==> 05-20 <==
## axi_dma_controller
module axi_dma_controller #(
    parameter int ADDR_WD = 32,
    parameter int DATA_WD = 32,
    parameter int CHANNEL_COUNT = 8,  
    parameter int MAX_BURST_LEN = 16,  
    localparam int STRB_WD = DATA_WD / 8
) (
    input wire                    clk,
    input wire                    rst,
    input wire                    cmd_valid,
    input wire [ADDR_WD-1:0]      cmd_src_addr,
    input wire [ADDR_WD-1:0]      cmd_dst_addr,
    input wire [1:0]              cmd_burst,
    input wire [ADDR_WD-1:0]      cmd_len,
    input wire [2:0]              cmd_size,
    output wire                   cmd_ready,
    output wire                   M_AXI_ARVALID,
    output wire [ADDR_WD-1:0]     M_AXI_ARADDR,
    output wire [7:0]             M_AXI_ARLEN,
    output wire [2:0]             M_AXI_ARSIZE,
    output wire [1:0]             M_AXI_ARBURST,
    input wire                    M_AXI_ARREADY,
    input wire                    M_AXI_RVALID,
    input wire [DATA_WD-1:0]      M_AXI_RDATA,
    input wire [1:0]              M_AXI_RRESP,
    input wire                    M_AXI_RLAST,
    output wire                   M_AXI_RREADY,
    output wire                   M_AXI_AWVALID,
    output wire [ADDR_WD-1:0]     M_AXI_AWADDR,
    output wire [7:0]             M_AXI_AWLEN,
    output wire [2:0]             M_AXI_AWSIZE,
    output wire [1:0]             M_AXI_AWBURST,
    input wire                    M_AXI_AWREADY,
    output wire                   M_AXI_WVALID,
    output wire [DATA_WD-1:0]     M_AXI_WDATA,
    output wire [STRB_WD-1:0]     M_AXI_WSTRB,
    output wire                   M_AXI_WLAST,
    input wire                    M_AXI_WREADY,
    input wire                    M_AXI_BVALID,
    input wire [1:0]              M_AXI_BRESP,
    output wire                   M_AXI_BREADY
);
export LEC_CHECK = 0
export CAP_MARGIN = 20
export CORE_MARGIN = 2
export CORE_UTILIZATION = 70
export CTS_CLUSTER_SIZE = 25
export SETUP_SLACK_MARGIN = -0.56
export SLEW_MARGIN = 20
create_clock -name core_clock -period 9.14 [get_ports {clk}]
run.sh (not shown) runs the stock make flow with config.mk's settings and CLKGATE_MAP_FILE=.
==> 02-11 (differences from 05-20) <==
CORE_UTILIZATION = 58   (was 70)
CTS_CLUSTER_SIZE = unset   (was 25)
SETUP_SLACK_MARGIN = unset   (was -0.56)
==> flow/constraint.sdc (replaced) <==
create_clock -name core_clock -period 6.48 [get_ports {clk}]
set_input_delay 1.2960 -clock core_clock [delete_from_list [all_inputs] [get_ports {clk}]]
set_output_delay 1.2960 -clock core_clock [all_outputs]
set_load 0.01 [all_outputs]
==> 09-23 (differences from 05-20) <==
CORE_UTILIZATION = 61   (was 70)
CTS_CLUSTER_SIZE = 37   (was 25)
SETUP_SLACK_MARGIN = 1.83   (was -0.56)
==> flow/constraint.sdc (replaced) <==
create_clock -name core_clock -period 6.48 [get_ports {clk}]
set_input_delay 1.2960 -clock core_clock [delete_from_list [all_inputs] [get_ports {clk}]]
set_output_delay 1.2960 -clock core_clock [all_outputs]
set_load 0.01 [all_outputs]
==> qor summary <==
item	02-11	09-23	05-20
Vias after detailed routing	62,300	63,800	-
Number of violations of the max-capacitance limit	0	0	-
Initial Util	58.2%	61.3%	70.7%
Biggest cell delay along the critical path	550 ps	520 ps	-
Arr. time, crit path	8750 ps	8680 ps	-
Register area	57,400 um^2	57,400 um^2	-
Gpl congestion	0.911	0.915	0.926
Clock tree from TritonCTS	done	done	-
Worst hold path depth	2	2	-
Count of filler cells inserted in the layout	10,300	8,821	-
Largest clock skew in the final design	101 ps	128 ps	-
Count of flip-flops and latches	1,989	1,989	-
Worst flop-to-flop path startpoint	i_rd.i_req_gen.rd_req_size_reg[1]$_DFFE_PP0P_	i_wr.i_req_gen.wr_req_size_reg[1]$_DFFE_PP0P_	-
Terminating pin of the worst hold path	i_wr.i_initiator.m_axi_awaddr[5]$_DFFE_PP0P_	i_wr.i_initiator.m_axi_awaddr[4]$_DFFE_PP0P_	-
Placed instance area	106,000 um^2	106,000 um^2	104,000 um^2
Detailed-routing iteration count for the pre-antenna-repair pass	10	11	-
Tool warnings	58	58	-
Die X	405 um	395 um	369 um
Fraction of area in non-clock buffers	11.3%	11.8%	-
Status	finished with violations	finished with violations	aborted with a tool error
Stage where the flow stopped	-	-	5_1_grt
Violated checks	setup timing	setup timing	-
Sequential fraction of total cell area	49.1%	48.6%	-

* * *

==> inputs of v34 <==
Starting RTL as in the previous note.
clock: 20.0 ns
lec_check: 0
abc_area: 1
cap_margin: 15
cell_pad_in_sites_detail_placement: 1
cell_pad_in_sites_global_placement: 3
core_margin: 8
core_utilization: 30
cts_cluster_size: 54
place_density_lb_addon: 0.02
slew_margin: 20
tns_end_percent: 50
==> v5 (differences from v34) <==
- CAP_MARGIN: 15 -> 20
- CELL_PAD_IN_SITES_DETAIL_PLACEMENT: 1 -> default
- CELL_PAD_IN_SITES_GLOBAL_PLACEMENT: 3 -> default
- CORE_ASPECT_RATIO: default -> 1.32
- CORE_MARGIN: 8 -> 2
- CORE_UTILIZATION: 30 -> 72
- CTS_CLUSTER_DIAMETER: default -> 400
- CTS_CLUSTER_SIZE: 54 -> default
- PLACE_DENSITY_LB_ADDON: 0.02 -> default
==> flow/constraint.sdc (replaced) <==
create_clock -name core_clock -period 4.18 [get_ports {clk}]
set_input_delay 0.8360 -clock core_clock [delete_from_list [all_inputs] [get_ports {clk}]]
set_output_delay 0.8360 -clock core_clock [all_outputs]
set_load 0.01 [all_outputs]
==> v15 (differences from v34) <==
- ABC_AREA: 1 -> default
- CAP_MARGIN: 15 -> 20
- CELL_PAD_IN_SITES_DETAIL_PLACEMENT: 1 -> default
- CELL_PAD_IN_SITES_GLOBAL_PLACEMENT: 3 -> default
- CORE_MARGIN: 8 -> 2
- CORE_UTILIZATION: 30 -> 40
- CTS_CLUSTER_SIZE: 54 -> default
- PLACE_DENSITY_LB_ADDON: 0.02 -> default
- TNS_END_PERCENT: 50 -> default
==> flow/constraint.sdc (replaced) <==
create_clock -name core_clock -period 11.7 [get_ports {clk}]
set_input_delay 2.3400 -clock core_clock [delete_from_list [all_inputs] [get_ports {clk}]]
set_output_delay 2.3400 -clock core_clock [all_outputs]
set_load 0.01 [all_outputs]
==> run notes <==
Figures from the flow reports.

Outcome:
- The run stopped with a tool error.
- The flow stopped in 5_1_grt.
- The tool reported: "[ERROR GRT-0116] Global routing finished with congestion. Check the congestion regions in the DRC Viewer".

Placed design:
- The run gives the global placement routability congestion as 0.969.
- The run gives the placed standard-cell area as 109000 µm².

Synthesis:
- The run puts the post-synthesis cell area at 94600 µm².
- For reference, the top cells by area after synthesis are edfxtp_1, nand2_1, dfrtp_1.
- The run puts the share of cell area taken by muxes after synthesis at 0.0212%.

CTS:
- The run puts the TritonCTS buffer count at 176.

Floorplan:
- The run gives the core area as 130000 µm².
- The run gives the cell row count as 152.
# the run above: v5

==> run notes <==
Notes from the flow run.

Setup path:
- The worst setup path is launched from a flop.
- The timing report shows the most common cell along the critical path to be nand2_1.

Placed design:
- The placed instances occupy a cell area of 102000 µm².

Layout:
- The run gives the share of cell area taken by multi-input logic gates as 28.4%.

Outcome:
- The flow ran to the end and the layout has no timing, DRC or antenna violations.

Route:
- The run gives the DRC violations left as 0.

Synthesis:
- The run puts the share of cell area taken by muxes after synthesis at 0.0212%.
- Summing every instance area after synthesis gives 94600 µm².

Floorplan:
- The run gives the cell row count as 206.

CTS:
- The run puts the TritonCTS buffer count at 234.
# the run above: v34

==> run notes <==
Notes from the flow run.

Placed design:
- The run gives the global placement routability congestion as 0.876.
- The placement stage leaves a total instance area of 101000 µm².

CTS:
- CTS added clock buffers totalling 207.

Synthesis:
- The run gives the share of cell area taken by muxes after synthesis as 13.8%.
- By area the synthesized netlist is led by edfxtp_1, mux4_2, dfrtp_1.

Outcome:
- The run finished with no timing, DRC or antenna violations.

Floorplan:
- The initialized floorplan defines 177 standard-cell rows.
# the run above: v15


* * *

==> wip/zinc: inputs <==
axi_dma_controller again, from the RTL that the note above started with.
Settings: LEC_CHECK=0, ABC_AREA=1, CAP_MARGIN=20, CELL_PAD_IN_SITES_DETAIL_PLACEMENT=1, CORE_MARGIN=2, CORE_UTILIZATION=53, GPL_TIMING_DRIVEN=1, HOLD_SLACK_MARGIN=0.29, MIN_ROUTING_LAYER=met1, PLACE_DENSITY_LB_ADDON=0.19, SLEW_MARGIN=30, TNS_END_PERCENT=25; clock period 13.5 ns.
==> wip/nickel (differences from wip/zinc) <==
ABC_AREA = not set   (was 1)
CELL_PAD_IN_SITES_DETAIL_PLACEMENT = not set   (was 1)
CORE_UTILIZATION = 68   (was 53)
CTS_CLUSTER_SIZE = 37   (was not set)
GPL_TIMING_DRIVEN = not set   (was 1)
HOLD_SLACK_MARGIN = not set   (was 0.29)
MIN_ROUTING_LAYER = not set   (was met1)
PLACE_DENSITY_LB_ADDON = 0.03   (was 0.19)
SETUP_SLACK_MARGIN = 1.83   (was not set)
SLEW_MARGIN = 20   (was 30)
TNS_END_PERCENT = 5   (was 25)
==> flow/constraint.sdc (replaced) <==
create_clock -name core_clock -period 6.48 [get_ports {clk}]
set_input_delay 1.2960 -clock core_clock [delete_from_list [all_inputs] [get_ports {clk}]]
set_output_delay 1.2960 -clock core_clock [all_outputs]
set_load 0.01 [all_outputs]
==> qor summary <==
Number of antenna violations at the first check in global routing: wip/zinc 65; wip/nickel 37
Number of DRC violations after detailed-routing iteration 0: wip/zinc 8401; wip/nickel 13700
Routed length on met2: wip/zinc 159900 um; wip/nickel 147100 um
Worst slack after detailed placement: wip/zinc 0.8223 ns; wip/nickel -3.958 ns
Endpoint arrival time on the critical path: wip/zinc 10.02 ns; wip/nickel 11.18 ns
Comb. cell area: wip/zinc 31070 sq um; wip/nickel 35820 sq um
Placed cell areas: wip/zinc 99690 sq um; wip/nickel 105100 sq um
Fin util: wip/zinc 59.90%; wip/nickel 84.85%
Sequential element share of the synthesized area: wip/zinc 60.68%; wip/nickel 61.58%
Startpoint of the worst-slack reg-to-reg timing path: wip/zinc i_wr.i_req_gen.wr_req_size_reg[0]$_DFFE_PP0P_; wip/nickel i_wr.i_req_gen.wr_req_size_reg[1]$_DFFE_PP0P_
First-pass detailed-route iteration total: wip/zinc 8; wip/nickel 14
Result of the run: wip/zinc timing/DRC/antenna clean; wip/nickel finished with violations
Reasons for failing layout checks: wip/zinc -; wip/nickel negative setup slack
Comb_multi_in: wip/zinc 5816; wip/nickel 3803

* * *

==> job 656 <==
Starting RTL as in the previous note.
clock: 6.42 ns
lec_check: 0
cap_margin: 20
core_aspect_ratio: 0.71
core_margin: 2
core_utilization: 64
gpl_routability_driven: 1
gpl_timing_driven: 1
max_routing_layer: met5
place_density_lb_addon: 0.01
setup_slack_margin: 1.08
slew_margin: 10
==> job 861: changes against job 656 <==
Settings changed: CORE_MARGIN 2 to 9, CORE_UTILIZATION 64 to 28, PLACE_DENSITY set to 0.41, PLACE_DENSITY_LB_ADDON 0.01 to not set.
==> results <==
item	job 861	job 656
Post-Route Setup TNS	-730.76 ns	-767.13 ns
Total placed cells including tap cells	11700	9157
Post-cts gate resize count	357	521
Final period utilization	1.58	1.58
Met3 routed wirelength	19700 µm	48600 µm
Worst flop-to-flop path endpoint	i_buf.i_cmd_buf.i_ram.doutb_int[70]	i_rd.i_req_gen.rd_req_addr_reg[10]
Status	complete, but fails checks	complete, but fails checks
Violated checks	negative setup slack	negative setup slack
Cell depth of the worst setup path	50	40
Pin slew with the least headroom to its limit	1.16 ns	1.22 ns
Final instance area	0.123 mm²	0.119 mm²
Final setup skew	0.119 ns	0.0608 ns
Instance area after placement	0.110 mm²	0.106 mm²
Beginning of the critical path	i_rd.i_req_gen.rd_req_addr_reg[1]	i_rd.i_req_gen.rd_req_addr_reg[0]

* * *

==> inputs of 02-15 <==
axi_dma_controller again, from the RTL that the note above started with.
==> flow/config.mk <==
export PLATFORM = sky130hd
export DESIGN_NAME = axi_dma_controller
export DESIGN_NICKNAME = axi_dma_controller
export VERILOG_FILES = /design/flow/design.v
export SDC_FILE = /design/flow/constraint.sdc
export NUM_CORES = 4
export LEC_CHECK = 0
export CAP_MARGIN = 20
export CORE_ASPECT_RATIO = 0.71
export CORE_MARGIN = 2
export CORE_UTILIZATION = 72
export CTS_CLUSTER_SIZE = 61
export GPL_ROUTABILITY_DRIVEN = 1
export GPL_TIMING_DRIVEN = 1
export MAX_ROUTING_LAYER = met5
export PLACE_DENSITY_LB_ADDON = 0.01
export SETUP_SLACK_MARGIN = 1.08
export SLEW_MARGIN = 10
==> flow/constraint.sdc <==
create_clock -name core_clock -period 10.7 [get_ports {clk}]
set_input_delay 2.1400 -clock core_clock [delete_from_list [all_inputs] [get_ports {clk}]]
set_output_delay 2.1400 -clock core_clock [all_outputs]
set_load 0.01 [all_outputs]
==> inputs of 12-14, as changes to 02-15 <==
Settings changed: CORE_UTILIZATION 72 to 67, CTS_CLUSTER_SIZE 61 to 41, PLACE_DENSITY_LB_ADDON 0.01 to 0.0, SETUP_SLACK_MARGIN 1.08 to 1.89, TNS_END_PERCENT from default to 5.
==> flow/constraint.sdc (replaced) <==
create_clock -name core_clock -period 6.42 [get_ports {clk}]
set_input_delay 1.2840 -clock core_clock [delete_from_list [all_inputs] [get_ports {clk}]]
set_output_delay 1.2840 -clock core_clock [all_outputs]
set_load 0.01 [all_outputs]
==> summary of the runs <==
02-15 died in 5_1_grt. 12-14 completed, yet does not pass: negative setup slack.
Of 02-15 and 12-14, 12-14 has the higher die area (gap 6.9%, measured against 12-14).
Synthesized area is the same in 02-15 and 12-14.
In synthesized cell count, 02-15 and 12-14 do not differ.
==> figures <==
	02-15	12-14
Placed wire-length estimate after detailed placement	175 mm	183 mm
DIE AREA	132000 um^2	142000 um^2
Die X	431 um	447 um
Post-cts hold buffer count	0	0
Post-CTS Setup Inserts	134	51
TritonCTS Buffers	177	180
Pre-CTS setup slack	-251 ps	-4000 ps
Number of cells in the design after placement	8388	9115
Run status	did not finish	failed layout checks
Failing step	5_1_grt	-
Layout check failures	-	negative setup slack
Number of placement rows	111	115
Core Region	129000 um^2	138000 um^2
Fp_density	72.4%	67.4%
Vertical die dimension	307 um	318 um
Cell area reported after detailed placement	101000 um^2	105000 um^2
Number of gates given a new drive strength after cts	338	297
Routability Congestion	0.947	0.940

* * *

==> branch sierra <==
Starting RTL as in the previous note.
make LEC_CHECK=0 ABC_AREA=1 CAP_MARGIN=20 CORE_MARGIN=2 CORE_UTILIZATION=72 CTS_CLUSTER_DIAMETER=370 CTS_CLUSTER_SIZE=79 HOLD_SLACK_MARGIN=0.29 PLACE_DENSITY=0.37 SETUP_SLACK_MARGIN=-0.17 SLEW_MARGIN=20 finish   # period 3.67 ns
==> branch nickel: changes against branch sierra <==
Settings changed: CAP_MARGIN 20 to 10, CELL_PAD_IN_SITES_GLOBAL_PLACEMENT set to 3, CORE_UTILIZATION 72 to 48, CTS_CLUSTER_DIAMETER 370 to unset, CTS_CLUSTER_SIZE 79 to unset, HOLD_SLACK_MARGIN 0.29 to unset, PLACE_DENSITY 0.37 to unset, PLACE_DENSITY_LB_ADDON set to 0.12, SETUP_SLACK_MARGIN -0.17 to unset.
==> flow/constraint.sdc (replaced) <==
create_clock -name core_clock -period 8.29 [get_ports {clk}]
set_input_delay 1.6580 -clock core_clock [delete_from_list [all_inputs] [get_ports {clk}]]
set_output_delay 1.6580 -clock core_clock [all_outputs]
set_load 0.01 [all_outputs]
==> impl_metrics.ini <==
; physical design summary
[placed_design]
dp_hpwl_mm = 182.4
pre_cts_slack_ns = -1.068
dp.cells = 12660
gp_congestion = 0.9190

[die]
die_area_um2 = 200600
dieWidth_um = 447.9
core-area_um2 = 195400
fp_util_pct = 48.40

[status]
status = failed layout checks
failed_checks = setup timing

[final_timing]
setup_viol_count_final = 9
fin_ws_ns = -1.288

[cts]
cts_max_level = 4
cts_buffers = 208
[end of results for branch nickel]
==> impl_metrics.ini <==
; flow metrics
[die]
core-area_um2 = 130000
die_area_um2 = 134300
fp_util_pct = 72.76

[placed_design]
dp_hpwl_mm = 194.4
pre_cts_slack_ns = -4.706
gp_congestion = 1.004

[status]
stop_stage = global routing
status = stopped before the end
[end of results for branch sierra]
